==> 03-01 <==
==> flow/design.v <==
module OQ1_Stopwatch(AN, Seg, Dot, CLK, Start, RESET);  
	output [3:0] AN;
	output [6:0] Seg;
	output Dot;
	input CLK, Start, RESET;
	parameter R = 2'b00;
    parameter W = 2'b01;
    parameter C = 2'b10;	
	reg  [11:0] divider_ds;
	reg  [5:0]  divider_ms;
	reg  [6:0]  Seg_Temp;
	reg  [3:0]  D3,D2,D1,D0,D_Temp,AN_Temp;
	reg  [1:0]  state,n_state;
	reg         dp;
	wire        RTC_ds,RTC_ms;
	always @(posedge CLK or posedge RESET) begin
	  if(RESET) divider_ms <= 0;
	  else if(divider_ms==32) divider_ms <= 0;
      else divider_ms <= divider_ms + 1;
    end
    assign RTC_ms = ((divider_ms == 32)?1'b1:1'b0);
	always @(posedge CLK or posedge RESET) begin
      if(RESET) divider_ds <= 0;
      else if(divider_ds==3276) divider_ds <= 0;
      else if(state==C) divider_ds <= divider_ds + 1;
    end
    assign RTC_ds = ((divider_ds == 3276)?1'b1:1'b0);
	always@(posedge CLK or posedge RESET) begin
      if(RESET) begin
        state <= R;
        D3 <= 0;
        D2 <= 0;
        D1 <= 0;
        D0 <= 0;
      end else begin
        state <= n_state;
        if(RTC_ds) begin
          if(D0 == 9) begin
            D0 <= 0;
            if(D1 == 9) begin
              D1 <= 0;
              if(D2 == 9) begin
                D2 <= 0;
                if(D3 == 9) begin
                  D3 <= 0;                  
                end else begin
                  D3 <= D3 + 1;
                end                    
              end else begin
                D2 <= D2 + 1;
              end      
            end else begin
              D1 <= D1 + 1;
            end
          end else begin
            D0 <= D0 + 1;
          end
        end      
      end
    end
    always@(*) begin
      case (state)
        R : if(RESET) n_state = R;
            else if(Start && !RESET) n_state = C;
            else n_state = W;
        W : if(RESET) n_state = R;
            else if(Start && !RESET) n_state = C;
            else n_state = W;
        C : if(RESET) n_state = R;
            else n_state = C;        
        default : n_state = R;
      endcase
    end
    always@(posedge CLK or posedge RESET) begin
      if(RESET) begin
        D_Temp  <= 4'b0000;
        AN_Temp <= 4'b1110;
        dp      <= 1'b0;
      end else if(RTC_ms) begin
      case(AN_Temp)
        4'b0111 : begin
                    D_Temp <= D0;
                    AN_Temp <= 4'b1110;
                    dp <= 1;
                  end
        4'b1110 : begin
                    D_Temp <= D1;
                    AN_Temp <= 4'b1101;
                    dp <= 0;
                  end
        4'b1101 : begin
                    D_Temp <= D2;
                    AN_Temp <= 4'b1011;
                    dp <= 1;
                  end
        4'b1011 : begin
                    D_Temp <= D3;
                    AN_Temp <= 4'b0111;
                    dp <= 1;
                  end
      endcase
      end
    end    
    always @(*) begin
        case(D_Temp)
          0 : Seg_Temp=7'b1000000; 
          1 : Seg_Temp=7'b1111001; 
          2 : Seg_Temp=7'b0100100; 
          3 : Seg_Temp=7'b0110000; 
          4 : Seg_Temp=7'b0011001; 
          5 : Seg_Temp=7'b0010010; 
          6 : Seg_Temp=7'b0000010; 
          7 : Seg_Temp=7'b1111000; 
          8 : Seg_Temp=7'b0000000; 
          9 : Seg_Temp=7'b0011000; 
          default : Seg_Temp=7'b0111111; 
      endcase
    end
    assign Seg = Seg_Temp;
    assign AN = AN_Temp;
    assign Dot = dp;
endmodule
==> flow/run.sh <==
#!/bin/bash
# the make line also repeats each setting of config.mk as NAME=value (left out here)
make -C /OpenROAD-flow-scripts/flow DESIGN_CONFIG=/design/flow/config.mk WORK_HOME=/design/flow/orfs CLKGATE_MAP_FILE= finish
==> flow/config.mk <==
export PLATFORM = sky130hd
export DESIGN_NAME = OQ1_Stopwatch
export DESIGN_NICKNAME = OQ1_Stopwatch
export VERILOG_FILES = /design/flow/design.v
export SDC_FILE = /design/flow/constraint.sdc
export NUM_CORES = 4
export LEC_CHECK = 0
export ABC_AREA = 1
export CAP_MARGIN = 20
export CORE_MARGIN = 2
export CORE_UTILIZATION = 72
export CTS_CLUSTER_DIAMETER = 95
export CTS_CLUSTER_SIZE = 10
export PLACE_DENSITY_LB_ADDON = 0.0
export SETUP_SLACK_MARGIN = 0.64
export SLEW_MARGIN = 20
==> flow/constraint.sdc <==
create_clock -name core_clock -period 2.2 [get_ports {CLK}]
set_input_delay 0.4400 -clock core_clock [delete_from_list [all_inputs] [get_ports {CLK}]]
set_output_delay 0.4400 -clock core_clock [all_outputs]
set_load 0.01 [all_outputs]
==> inputs of 02-24, as changes to 03-01 <==
- ABC_AREA: 1 -> not set
- CORE_UTILIZATION: 72 -> 40
- CTS_CLUSTER_DIAMETER: 95 -> 399
- CTS_CLUSTER_SIZE: 10 -> 99
- PLACE_DENSITY_LB_ADDON: 0.0 -> not set
- SETUP_SLACK_MARGIN: 0.64 -> not set
- TNS_END_PERCENT: not set -> 40
==> flow/constraint.sdc (replaced) <==
create_clock -name core_clock -period 10.0 [get_ports {CLK}]
set_input_delay 2.0000 -clock core_clock [delete_from_list [all_inputs] [get_ports {CLK}]]
set_output_delay 2.0000 -clock core_clock [all_outputs]
set_load 0.01 [all_outputs]
==> results <==
The sequential power of 03-01 is 4.6 times that of 02-24. In 03-01 the global-route usage is higher than in 02-24, by 19 points. In 02-24 the die area is larger than in 03-01, by about 65%. Between 03-01 and 02-24, the lower sequential share of layout area is in 03-01 (gap 5.3 points). Power: 02-24 is smaller than 03-01 (about 80%).
==> figures <==
                                                                                 02-24                   03-01
Synthesized netlist cell count                                                     266                     370
Number of cells in the yosys synthesis report                                      266                     370
Post-Place Setup Slack                                                         6400 ps                  129 ps
Critical R2R Capture                                                 D3[1]$_DFFE_PP0P_   D_Temp[1]$_DFFE_PP0P_
Hold Path End                                                divider_ds[8]$_DFFE_PP0P_  AN_Temp[3]$_DFFE_PP1P_
Relative contribution of sequential cells to total power                         58.5%                   54.6%
Ratio of final minimum period to clock period                                    39.2%                   84.8%
RSZ-0062 raised after global routing                                                no                     yes
Status                                                no timing/DRC/antenna violations  no timing/DRC/antenna violations
Complex Gates by Area                                                            12.3%                   6.14%
Number of DRC violations after detailed-routing iteration 0                        151                     392


==> ember <==
// OQ1_Stopwatch: RTL as listed in full above, without the edits since
export LEC_CHECK = 0
export ABC_AREA = 1
export CAP_MARGIN = 20
export CORE_MARGIN = 2
export CORE_UTILIZATION = 72
export CTS_CLUSTER_DIAMETER = 95
export PLACE_DENSITY_LB_ADDON = 0.0
export SETUP_SLACK_MARGIN = 0.39
export SLEW_MARGIN = 20
create_clock -name core_clock -period 2.2 [get_ports {CLK}]
run.sh (not shown) runs the stock make flow with config.mk's settings and CLKGATE_MAP_FILE=.
==> quartz (differences from ember) <==
CTS_CLUSTER_DIAMETER = 389   (was 95)
CTS_CLUSTER_SIZE = 94   (was unset)
PLACE_DENSITY = 0.43   (was unset)
PLACE_DENSITY_LB_ADDON = unset   (was 0.0)
SETUP_SLACK_MARGIN = unset   (was 0.39)
==> flow/constraint.sdc (replaced) <==
create_clock -name core_clock -period 5.52 [get_ports {CLK}]
set_input_delay 1.1040 -clock core_clock [delete_from_list [all_inputs] [get_ports {CLK}]]
set_output_delay 1.1040 -clock core_clock [all_outputs]
set_load 0.01 [all_outputs]
==> comparison table <==
metric                                                                      quartz                     ember
Longest individual stage delay on the worst path                           0.57 ns                   0.43 ns
GR Layer Usage met2                                                         56.82%                    53.66%
Min-Delay Path Depth                                                             1                         2
Total length of routed wires                                          5796 microns              6545 microns
Worst reg2reg setup slack                                                  3.83 ns                   0.54 ns
Combinational power                                                        78.7 uW                    195 uW
Status                                                              finished clean            finished clean
Pin slew with the least headroom to its limit                            0.5546 ns                 0.5640 ns
Internal cell power                                                       595.3 uW                   1178 uW
Highest-delay cell along the critical path        sky130_fd_sc_hd__clkdlybuf4s50_1  sky130_fd_sc_hd__dfrtp_1
First-pass GRT wire length                                           10250 microns             10030 microns
Worst-case hold slack                                                    0.4917 ns                 0.5149 ns
Average detailed-routed wire length per instance                     13.23 microns             14.77 microns
P_seq                                                                       369 uW                    920 uW
Via total after detailed routing                                              2398                      2532
Share of total power in the clock network                                    43.3%                     32.1%
Worst hold path endpoint                                   divider_ms[0]$_DFF_PP0_            dp$_DFFE_PP0P_
Total setup buffers inserted after CTS                                           0                         5


==> inputs of 06-23 <==
// OQ1_Stopwatch: RTL as listed in full above, without the edits since
Settings: LEC_CHECK=0, ABC_AREA=1, CAP_MARGIN=0, CORE_ASPECT_RATIO=1.41, CORE_MARGIN=2, CORE_UTILIZATION=72, CTS_CLUSTER_DIAMETER=95, CTS_CLUSTER_SIZE=10, PLACE_DENSITY_LB_ADDON=0.0, SETUP_SLACK_MARGIN=0.64, SLEW_MARGIN=20; clock period 2.2 ns.
==> 12-08 (differences from 06-23) <==
Settings changed: ABC_AREA 1 to not set, CAP_MARGIN 0 to 20, CORE_ASPECT_RATIO 1.41 to not set, CORE_UTILIZATION 72 to 40, CTS_CLUSTER_DIAMETER 95 to not set, CTS_CLUSTER_SIZE 10 to not set, MAX_ROUTING_LAYER set to met4, PLACE_DENSITY_LB_ADDON 0.0 to 0.16, SETUP_SLACK_MARGIN 0.64 to not set, TNS_END_PERCENT set to 5.
==> flow/constraint.sdc (replaced) <==
create_clock -name core_clock -period 10.0 [get_ports {CLK}]
set_input_delay 2.0000 -clock core_clock [delete_from_list [all_inputs] [get_ports {CLK}]]
set_output_delay 2.0000 -clock core_clock [all_outputs]
set_load 0.01 [all_outputs]
==> notes <==
Worst setup slack: 06-23 is lower than 12-08 (5.7 ns). Between 12-08 and 06-23, the lower area after synthesis is in 12-08 (gap about 5.6%, measured against 06-23). Of 06-23 and 12-08, 06-23 has the higher cell area (gap 14%, measured against 12-08). Sequential power: 12-08 is lower than 06-23 (78%).


==> inputs of v35 <==
// OQ1_Stopwatch: RTL as listed in full above, without the edits since
==> flow/config.mk <==
export PLATFORM = sky130hd
export DESIGN_NAME = OQ1_Stopwatch
export DESIGN_NICKNAME = OQ1_Stopwatch
export VERILOG_FILES = /design/flow/design.v
export SDC_FILE = /design/flow/constraint.sdc
export NUM_CORES = 4
export LEC_CHECK = 0
export ABC_AREA = 1
export CAP_MARGIN = 20
export CORE_ASPECT_RATIO = 0.81
export CORE_MARGIN = 2
export CORE_UTILIZATION = 63
export CTS_CLUSTER_SIZE = 26
export GPL_TIMING_DRIVEN = 0
export HOLD_SLACK_MARGIN = 0.15
export MAX_ROUTING_LAYER = met4
export MIN_ROUTING_LAYER = met1
export SETUP_SLACK_MARGIN = 0.46
export SLEW_MARGIN = 20
export TNS_END_PERCENT = 20
==> flow/constraint.sdc <==
create_clock -name core_clock -period 2.37 [get_ports {CLK}]
set_input_delay 0.4740 -clock core_clock [delete_from_list [all_inputs] [get_ports {CLK}]]
set_output_delay 0.4740 -clock core_clock [all_outputs]
set_load 0.01 [all_outputs]
==> v38: changes against v35 <==
- ABC_AREA: 1 -> unset
- CORE_ASPECT_RATIO: 0.81 -> 1.57
- CTS_CLUSTER_DIAMETER: unset -> 399
- CTS_CLUSTER_SIZE: 26 -> 21
- HOLD_SLACK_MARGIN: 0.15 -> unset
- PLACE_DENSITY: unset -> 0.35
- SETUP_SLACK_MARGIN: 0.46 -> 1.44
==> flow/constraint.sdc (replaced) <==
create_clock -name core_clock -period 4.95 [get_ports {CLK}]
set_input_delay 0.9900 -clock core_clock [delete_from_list [all_inputs] [get_ports {CLK}]]
set_output_delay 0.9900 -clock core_clock [all_outputs]
set_load 0.01 [all_outputs]
==> v17: changes against v35 <==
- ABC_AREA: 1 -> unset
- CORE_ASPECT_RATIO: 0.81 -> unset
- CORE_UTILIZATION: 63 -> 58
- CTS_CLUSTER_SIZE: 26 -> 57
- GPL_TIMING_DRIVEN: 0 -> unset
- HOLD_SLACK_MARGIN: 0.15 -> unset
- MAX_ROUTING_LAYER: met4 -> unset
- MIN_ROUTING_LAYER: met1 -> unset
- SETUP_SLACK_MARGIN: 0.46 -> 1.54
- TNS_END_PERCENT: 20 -> unset
==> flow/constraint.sdc (replaced) <==
create_clock -name core_clock -period 5.49 [get_ports {CLK}]
set_input_delay 1.0980 -clock core_clock [delete_from_list [all_inputs] [get_ports {CLK}]]
set_output_delay 1.0980 -clock core_clock [all_outputs]
set_load 0.01 [all_outputs]
==> v14: changes against v35 <==
- CELL_PAD_IN_SITES_GLOBAL_PLACEMENT: unset -> 2
- CORE_ASPECT_RATIO: 0.81 -> unset
- CORE_UTILIZATION: 63 -> 40
- CTS_CLUSTER_DIAMETER: unset -> 169
- CTS_CLUSTER_SIZE: 26 -> unset
- GPL_ROUTABILITY_DRIVEN: unset -> 0
- HOLD_SLACK_MARGIN: 0.15 -> unset
- MIN_ROUTING_LAYER: met1 -> unset
- PLACE_DENSITY_LB_ADDON: unset -> 0.16
- SETUP_SLACK_MARGIN: 0.46 -> unset
- TNS_END_PERCENT: 20 -> 5
==> flow/constraint.sdc (replaced) <==
create_clock -name core_clock -period 10.0 [get_ports {CLK}]
set_input_delay 2.0000 -clock core_clock [delete_from_list [all_inputs] [get_ports {CLK}]]
set_output_delay 2.0000 -clock core_clock [all_outputs]
set_load 0.01 [all_outputs]
==> summary of the runs <==
v38 passed the timing, design-rule and antenna checks. v35 passed the timing, design-rule and antenna checks. v17 went through all stages and came out clean. v14 completed without violations. The highest combinational power belongs to v35, the lowest to v14. Sequential share of layout area, lowest first: v14, v35, v38, v17. Flip-flop count is the same in v17 and v35. Synthesized cell count is the same in v14 and v35. In v35 the die size is smaller than in v14, by 35%. Final area: v35 is higher than v17 (6.3%). The lowest sequential power belongs to v14, the highest to v35.
==> figures <==
| quantity | v14 | v38 | v35 | v17 |
|---|---|---|---|---|
| Inst Count DP | 465 | 327 | 442 | 322 |
| Total cell area reported by yosys after synthesis | 2750 sq um | 2590 sq um | 2750 sq um | 2590 sq um |
| Weighted congestion at the end of routability-driven global placement | - | 0.852 | 0.853 | 0.790 |
| DIE HEIGHT | 86.9 microns | 84.4 microns | 63.5 microns | 70.9 microns |
| Worst Hold Slack | 0.485 ns | 0.483 ns | 0.488 ns | 0.487 ns |
| Die x size | 86.9 microns | 55.2 microns | 77.4 microns | 70.9 microns |
| Count of fill cells added during filler insertion | 705 | 325 | 343 | 360 |
| Result of the run | finished clean | finished clean | finished clean | finished clean |
| Clock buffer cells | 5 | 7 | 6 | 5 |
| Aoi share | 6.14% | 12.3% | 6.14% | 12.3% |
| Clk slew on worst S/H paths | 0.10 ns | 0.08 ns | 0.08 ns | 0.09 ns |
| Transition time of the tightest slew-check pin | 0.441 ns | 0.559 ns | 0.519 ns | 0.888 ns |
| Combinational cell power | 0.0462 mW | 0.0676 mW | 0.202 mW | 0.0553 mW |
| Via density | 4.83 | 6.08 | 5.26 | 5.74 |
| Number of logic inverters in the finished layout | 50 | 15 | 50 | 15 |
Power and IR drop assume default switching activity.
